==> flow/design.v (excerpt) <==
module AYUMU(
	input CLK,
	input RST,
	input [31:0] INPUT,
	output [31:0] OUTPUT,
	output [15:0] IADDR,
	input [15:0] IDATA
);
clock: 4.62 ns
lec_check: 0
abc_area: 1
cap_margin: 10
core_margin: 2
core_utilization: 70
cts_cluster_size: 73
hold_slack_margin: 0.29
setup_slack_margin: -0.26
slew_margin: 20
run.sh (not shown) runs the stock make flow with config.mk's settings and CLKGATE_MAP_FILE=.
The starting point finished with timing, DRC and antenna clean.
Edit:
--- a/flow/config.mk
+++ b/flow/config.mk
@@ -8,2 +8 @@
-export ABC_AREA = 1
-export CAP_MARGIN = 10
+export CAP_MARGIN = 20
@@ -11,4 +10 @@
-export CORE_UTILIZATION = 70
-export CTS_CLUSTER_SIZE = 73
-export HOLD_SLACK_MARGIN = 0.29
-export SETUP_SLACK_MARGIN = -0.26
+export CORE_UTILIZATION = 24
==> flow/constraint.sdc (replaced) <==
create_clock -name core_clock -period 6.9 [get_ports {CLK}]
set_input_delay 1.3800 -clock core_clock [delete_from_list [all_inputs] [get_ports {CLK}]]
set_output_delay 1.3800 -clock core_clock [all_outputs]
set_load 0.01 [all_outputs]
Cell area is about the same.
Final cell count decreases by 1.6%.
Hold slack hardly moves.
Edit:
--- a/flow/config.mk
+++ b/flow/config.mk
@@ -7,0 +8 @@
+export ABC_AREA = 1
@@ -10 +11,3 @@
-export CORE_UTILIZATION = 24
+export CORE_UTILIZATION = 72
+export CTS_CLUSTER_DIAMETER = 387
+export PLACE_DENSITY = 0.4
==> flow/constraint.sdc (replaced) <==
create_clock -name core_clock -period 3.83 [get_ports {CLK}]
set_input_delay 0.7660 -clock core_clock [delete_from_list [all_inputs] [get_ports {CLK}]]
set_output_delay 0.7660 -clock core_clock [all_outputs]
set_load 0.01 [all_outputs]
The changed run finished with negative setup slack left.
Fmax increases by a quarter to a third.
Via count rose by well over a third.
Power came out higher by well over a third.
Synthesized area climbs slightly.
Combinational power climbs to 2.5 times its value.
Non-clock buffer count went up by 624.
Edit:
--- a/flow/config.mk
+++ b/flow/config.mk
@@ -11,3 +11,2 @@
-export CORE_UTILIZATION = 72
-export CTS_CLUSTER_DIAMETER = 387
-export PLACE_DENSITY = 0.4
+export CORE_UTILIZATION = 70
+export CTS_CLUSTER_SIZE = 73
==> flow/constraint.sdc (replaced) <==
create_clock -name core_clock -period 4.62 [get_ports {CLK}]
set_input_delay 0.9240 -clock core_clock [delete_from_list [all_inputs] [get_ports {CLK}]]
set_output_delay 0.9240 -clock core_clock [all_outputs]
set_load 0.01 [all_outputs]
Effect: With this change the flow finished clean. Design area is lower slightly. Register-to-register slack improved by 0.58 ns. Hold slack hardly moves. Core utilization is lower by 3.5 points. Area after synthesis does not change. Clock-buffer cell count is lower by 1. Non-clock buffer count is lower by 242. Clock skew is lower by 0.019 ns. Worst setup slack improved by 0.58 ns. Sequential share of layout area is higher by 0.92 points.


run A:
AYUMU again, from the RTL that the note above started with.
clock: 3.86 ns
lec_check: 0
cap_margin: 20
cell_pad_in_sites_detail_placement: 0
core_margin: 3
core_utilization: 72
max_routing_layer: met4
min_routing_layer: met1
setup_slack_margin: -0.27
slew_margin: 20
tns_end_percent: 100
Run A did not finish: a tool error stopped it during global routing.
> inputs changed (run A -> run B)
- PLACE_DENSITY now 0.36, previously not set
- MIN_ROUTING_LAYER no longer set, was met1
- MAX_ROUTING_LAYER no longer set, was met4
- TNS_END_PERCENT no longer set, was 100
- CORE_MARGIN now 2, was 3
- CORE_UTILIZATION now 65, was 72
- CELL_PAD_IN_SITES_DETAIL_PLACEMENT no longer set, was 0
- SETUP_SLACK_MARGIN no longer set, was -0.27
- the clock period (ns, I/O delays scaled along) now 14.9, was 3.86
==> comparison <==
Run B completed; timing, DRC and antenna clean. Taking run A as the reference, in run B buffers inserted during post-CTS setup optimization now sits lower; TritonCTS buffer count rose about 16%; worst slack at placement saw an increase. Re total nets after synthesis: no difference whatsoever between run B and run A. On run B: number of H-tree branching levels is 1 higher than what run A gave. Comparing run B and run A, area of the die is higher on run B.
For run C, these inputs were changed with respect to run B:
- CORE_UTILIZATION changed from 65 to 55
- PLACE_DENSITY removed (was 0.36)
- the clock period (ns, I/O delays scaled along) changed from 14.9 to 6.11
### Flow results
The worst setup path endpoint comes out MEM.MEM[238][3] in one run and ALU.RESULT[5] in the other, namely in run B and run C respectively. register to register as the kind of critical path was reported by run C, and input port to register by run B. Per the comparison of run C with run B, worst setup slack before clock tree synthesis now sits lower, hold slack essentially unchanged, cell-internal power now larger. Of the two values seen for beginning of the critical path, IDATA[14] was produced by run B and REG_DC.REG_A[4] by run C.
Input changes introduced in run D (baseline for comparison: run C):
- CTS_CLUSTER_SIZE newly set to 70
- MAX_ROUTING_LAYER newly set to met4
- CORE_UTILIZATION changed from 55 to 40
- the clock period (ns, I/O delays scaled along) changed from 6.11 to 6.0
==> comparison <==
Run D vs run C on power: run D is the higher one. Between run D and run C, it is run D whose global-route usage over all layers is lower, by 7.9 points. Higher via count of the first global-routing pass was reported by run D, not run C. Looking at register-to-register slack across both flows, run D is the stronger of the two, with run C trailing. Looking at routability congestion estimate, run D sits below run C. The higher first-pass GRT wire length of run D and run C is in run C. Cell with the biggest individual delay on the critical path = nor4b_1: run C; cell with the biggest individual delay on the critical path = edfxtp_1: run D.


Starting RTL as in the previous note.
==> flow/config.mk <==
export PLATFORM = sky130hd
export DESIGN_NAME = AYUMU
export DESIGN_NICKNAME = AYUMU
export VERILOG_FILES = /design/flow/design.v
export SDC_FILE = /design/flow/constraint.sdc
export NUM_CORES = 4
export LEC_CHECK = 0
export ABC_AREA = 1
export CAP_MARGIN = 20
export CELL_PAD_IN_SITES_GLOBAL_PLACEMENT = 2
export CORE_ASPECT_RATIO = 1.61
export CORE_MARGIN = 2
export CORE_UTILIZATION = 40
export CTS_CLUSTER_SIZE = 77
export GPL_TIMING_DRIVEN = 0
export MAX_ROUTING_LAYER = met4
export PLACE_DENSITY_LB_ADDON = 0.17
export SETUP_SLACK_MARGIN = 1.61
export SLEW_MARGIN = 20
export TNS_END_PERCENT = 35
==> flow/constraint.sdc <==
create_clock -name core_clock -period 9.12 [get_ports {CLK}]
set_input_delay 1.8240 -clock core_clock [delete_from_list [all_inputs] [get_ports {CLK}]]
set_output_delay 1.8240 -clock core_clock [all_outputs]
set_load 0.01 [all_outputs]
The starting point passed the timing, design-rule and antenna checks.
Next try:
Settings changed: ABC_AREA 1 to not set, CELL_PAD_IN_SITES_GLOBAL_PLACEMENT 2 to not set, CORE_ASPECT_RATIO 1.61 to not set, CORE_UTILIZATION 40 to 12, CTS_CLUSTER_SIZE 77 to not set, GPL_TIMING_DRIVEN 0 to not set, MAX_ROUTING_LAYER met4 to not set, PLACE_DENSITY_LB_ADDON 0.17 to not set, SETUP_SLACK_MARGIN 1.61 to not set, TNS_END_PERCENT 35 to not set.
Clock period 9.12 ns to 14.9 ns, I/O delays scaled along.
Outcome: The new run went through all stages and came out clean; power is lower by 46%; cell count is higher by 27%; worst setup slack improves by 6.5 ns; count of clock-buffer cells in the layout is higher by 35; final area is higher by 3.4%; critical path depth is lower by 3; via count is lower by about 32%; global-route usage is lower by 34 points; clock power is lower by 39%; wire length is lower by 47%; utilization is lower by 32 points.
Next try:
Settings changed: CORE_UTILIZATION 12 to 40.
Clock period 14.9 ns to 4.61 ns, I/O delays scaled along.
Synthesized cell count stays the same; global-route usage increases by 15 points; sequential power increases to 3.2 times its value; combinational power increases to 3.4 times its value; wire length increases by 1.2%.
Next try:
Settings changed: ABC_AREA set to 1, CORE_UTILIZATION 40 to 60, CTS_CLUSTER_SIZE set to 97.
Clock period 4.61 ns to 6.11 ns, I/O delays scaled along.
After rerunning:
- The changed run completed without violations
- power is lower by about a fifth
- synthesized cell count is higher by well over a third
- final cell count is higher by about a fifth
- setup slack gains 0.80 ns
- count of clock-buffer cells in the layout is lower by 8
- non-clock buffer count is lower by 469


Starting RTL as in the previous note.
Settings: LEC_CHECK=0, CAP_MARGIN=20, CELL_PAD_IN_SITES_DETAIL_PLACEMENT=2, CELL_PAD_IN_SITES_GLOBAL_PLACEMENT=1, CORE_ASPECT_RATIO=1.61, CORE_MARGIN=5, CORE_UTILIZATION=15, CTS_CLUSTER_DIAMETER=309, GPL_ROUTABILITY_DRIVEN=1, MAX_ROUTING_LAYER=met4, PLACE_DENSITY_LB_ADDON=0.02, SETUP_SLACK_MARGIN=-0.08, SLEW_MARGIN=0; clock period 6.09 ns.
Edit:
CELL_PAD_IN_SITES_DETAIL_PLACEMENT = unset   (was 2)
CELL_PAD_IN_SITES_GLOBAL_PLACEMENT = unset   (was 1)
CORE_ASPECT_RATIO = unset   (was 1.61)
CORE_MARGIN = 2   (was 5)
CORE_UTILIZATION = 40   (was 15)
CTS_CLUSTER_DIAMETER = unset   (was 309)
GPL_ROUTABILITY_DRIVEN = unset   (was 1)
MAX_ROUTING_LAYER = unset   (was met4)
PLACE_DENSITY_LB_ADDON = unset   (was 0.02)
SETUP_SLACK_MARGIN = unset   (was -0.08)
SLEW_MARGIN = 20   (was 0)
clock period = 6.9 ns   (was 6.09 ns; I/O delays follow)
Fmax grows by 4.3%. Die size shrinks by 63%. Total power shrinks by 20%. Wire length shrinks by 44%. Non-clock buffer count shrinks by 573.
Edit:
CORE_UTILIZATION = 67   (was 40)
GPL_TIMING_DRIVEN = 0   (was unset)
SLEW_MARGIN = 25   (was 20)
clock period = 10.0 ns   (was 6.9 ns; I/O delays follow)
Clock skew went up by 24 ps.
Sequential share of layout area stays flat.
Final cell count goes down by roughly a tenth.
Setup slack improves by 1900 ps.
Sequential power goes down by a quarter to a third.
Utilization climbs by 31 points.
Wire length came out higher by about a fifth.
Critical path depth goes down by 8.
Total power drops by a quarter to a third.
Global-route usage climbs by 23 points.
Edit:
CELL_PAD_IN_SITES_DETAIL_PLACEMENT = 1   (was unset)
CORE_UTILIZATION = 42   (was 67)
GPL_ROUTABILITY_DRIVEN = 0   (was unset)
GPL_TIMING_DRIVEN = 1   (was 0)
HOLD_SLACK_MARGIN = 0.16   (was unset)
MAX_ROUTING_LAYER = met4   (was unset)
Effect: Core utilization went down by 29 points. Sequential power barely changes. Critical path depth is lower by 3. Wire length went down by about 13%. Clock-buffer cell count rises by 3. Fmax is lower by about 4%. Combinational power is lower by 16%. Hold slack gets worse by 3.7 ps.


## lane 1
Starting RTL as in the previous note.
Settings: LEC_CHECK=0, CAP_MARGIN=35, CELL_PAD_IN_SITES_DETAIL_PLACEMENT=2, CORE_MARGIN=2, CORE_UTILIZATION=64, CTS_CLUSTER_SIZE=58, MAX_ROUTING_LAYER=met4, MIN_ROUTING_LAYER=met1, PLACE_DENSITY_LB_ADDON=0.27, SETUP_SLACK_MARGIN=1.02, SLEW_MARGIN=20, TNS_END_PERCENT=5; clock period 6.08 ns.
FAIL lane 1 @ detailed placement (3_5_place_dp): tool exited with error
## Diff of input files: lane 2 against lane 1
# lane 1
export LEC_CHECK = 0
export CAP_MARGIN = 35
export CELL_PAD_IN_SITES_DETAIL_PLACEMENT = 2
export CORE_MARGIN = 2
export CORE_UTILIZATION = 64
export CTS_CLUSTER_SIZE = 58
export MAX_ROUTING_LAYER = met4
export MIN_ROUTING_LAYER = met1
export PLACE_DENSITY_LB_ADDON = 0.27
export SETUP_SLACK_MARGIN = 1.02
export SLEW_MARGIN = 20
export TNS_END_PERCENT = 5
create_clock -name core_clock -period 6.08 [get_ports {CLK}]
# lane 2
export LEC_CHECK = 0
export CAP_MARGIN = 20
export CORE_MARGIN = 2
export CORE_UTILIZATION = 22
export SLEW_MARGIN = 20
create_clock -name core_clock -period 11.1 [get_ports {CLK}]
### Flow results
Apart from lane 1, each of lane 2 and lane 1 ends the flow with a layout that passes the timing, design-rule and antenna checks. From lane 1 to lane 2, cell area after technology mapping did not move at all. Per the comparison of lane 2 with lane 1, number of input and output port buffers inserted barely changed; core region area now larger; standard-cell row count picked up an extra about 70%; vertical die dimension went up by 300 um; starting density of the core now smaller. Taking lane 1 as 1.0, lane 2 lands at 1.7 on chip width. Lane 2 and lane 1 ended up with nearly the same total nets after synthesis. For the routability congestion estimate, lane 2 came in 11% lower than lane 1 did. Any difference in area reported by Yosys stat between lane 2 and lane 1 is small enough to ignore. Area of the chip (lane 2 vs. lane 1) increases by more than 100%.
For lane 3, these inputs were changed with respect to lane 2:
# lane 2
export LEC_CHECK = 0
export CAP_MARGIN = 20
export CORE_MARGIN = 2
export CORE_UTILIZATION = 22
export SLEW_MARGIN = 20
create_clock -name core_clock -period 11.1 [get_ports {CLK}]
# lane 3
export LEC_CHECK = 0
export CAP_MARGIN = 20
export CORE_MARGIN = 5
export CORE_UTILIZATION = 46
export GPL_ROUTABILITY_DRIVEN = 0
export SLEW_MARGIN = 20
export TNS_END_PERCENT = 60
create_clock -name core_clock -period 11.1 [get_ports {CLK}]
### Flow results
Of lane 2 and lane 3, the run reporting the higher global-route wire length before repair was lane 3. Global routing usage on met3, lane 2 and lane 3: larger value in lane 3. Lane 3 vs lane 2 — routed wire length climbed by a few percent. Diff lane 2 -> lane 3 | post-synthesis to final-layout area growth | decrease of 3.8 points. Lower final period demand of the worst path among lane 2 and lane 3: lane 2. Number of stages on the worst setup path: lane 3 < lane 2. Delta(first-iteration DRC count, lane 3 - lane 2) < 0. Post-layout period usage of the worst path, lane 2 and lane 3: smaller value in lane 2. Taking lane 2 as the reference, in lane 3 clock skew shows a reduction of 30 ps; clock network power share now sits at about the same level; routed wire length on met3 shrank by 1.1%.
#### Input delta (lane 4 over lane 3)
# lane 3
export LEC_CHECK = 0
export CAP_MARGIN = 20
export CORE_MARGIN = 5
export CORE_UTILIZATION = 46
export GPL_ROUTABILITY_DRIVEN = 0
export SLEW_MARGIN = 20
export TNS_END_PERCENT = 60
create_clock -name core_clock -period 11.1 [get_ports {CLK}]
# lane 4
export LEC_CHECK = 0
export ABC_AREA = 1
export CAP_MARGIN = 15
export CORE_MARGIN = 2
export CORE_UTILIZATION = 72
export CTS_CLUSTER_DIAMETER = 87
export PLACE_DENSITY = 0.36
export SLEW_MARGIN = 20
create_clock -name core_clock -period 7.69 [get_ports {CLK}]
### Flow results
The part of the power in combinational logic of lane 4 exceeds that of lane 3 by 3.8 points.
The largest net degree at the start of global routing in lane 3 is 0.52 times that in lane 4.
Compared lane 4 vs lane 3, and number of antenna violations at the first check in global routing is up in lane 4.
Lane 4 vs lane 3: highest fanout seen on the critical path up by more than 100%
Of lane 4 and lane 3, the run reporting the higher total length of routed met3 wires was lane 4.
Lane 4 contains more vias than lane 3.
Lane 4: no failed stages, no open violations at the end
Lane 3 did not stop at any stage, and its layout met the timing, design-rule and antenna checks.
Comparing lane 4 and lane 3, the lower pin slew with the least headroom to its limit was measured on lane 3.
Lane 4 ends up with a first-pass iteration count of the detailed router that is 3 higher than in lane 3.
Relative to lane 3, ratio of routed vias to standard cells has gone up in lane 4.
When lane 4 is measured against lane 3, its area of the mapped netlist turns out about 1.8% higher.
On critical path depth: between lane 4 and lane 3, it ends up lower for lane 3.
Modified inputs, lane 5 compared to lane 4
# lane 4
export LEC_CHECK = 0
export ABC_AREA = 1
export CAP_MARGIN = 15
export CORE_MARGIN = 2
export CORE_UTILIZATION = 72
export CTS_CLUSTER_DIAMETER = 87
export PLACE_DENSITY = 0.36
export SLEW_MARGIN = 20
create_clock -name core_clock -period 7.69 [get_ports {CLK}]
# lane 5
export LEC_CHECK = 0
export ABC_AREA = 1
export CAP_MARGIN = 20
export CORE_MARGIN = 2
export CORE_UTILIZATION = 72
export CTS_CLUSTER_DIAMETER = 387
export CTS_CLUSTER_SIZE = 15
export PLACE_DENSITY = 0.4
export SETUP_SLACK_MARGIN = 0.33
export SLEW_MARGIN = 20
create_clock -name core_clock -period 3.83 [get_ports {CLK}]
==> comparison <==
From the logs: lane 5 reached the end of the flow and failed the layout checks with setup timing.
Lane 5: placed standard-cell area higher than lane 4
Between lane 4 and lane 5, the met3 routed wirelength is lower for lane 4.
The worst hold slack was comparable across lane 4 and lane 5.
Against lane 4 as the reference, lane 5 delivers a higher iteration-0 DRC count of the detailed router.
Lane 5 vs. lane 4: share of the core filled with cells has increased, HPWL after detailed placement has increased.
Per the comparison of lane 5 with lane 4, via count picked up an extra 3380, switching power increased 98%, wire length increased by 3.3% relative to the old numbers, number of nets in the layout climbed about 5.4%, multi-input combinational cell count essentially unchanged.
No activity file was given, so power comes from the tool's default toggle rates.
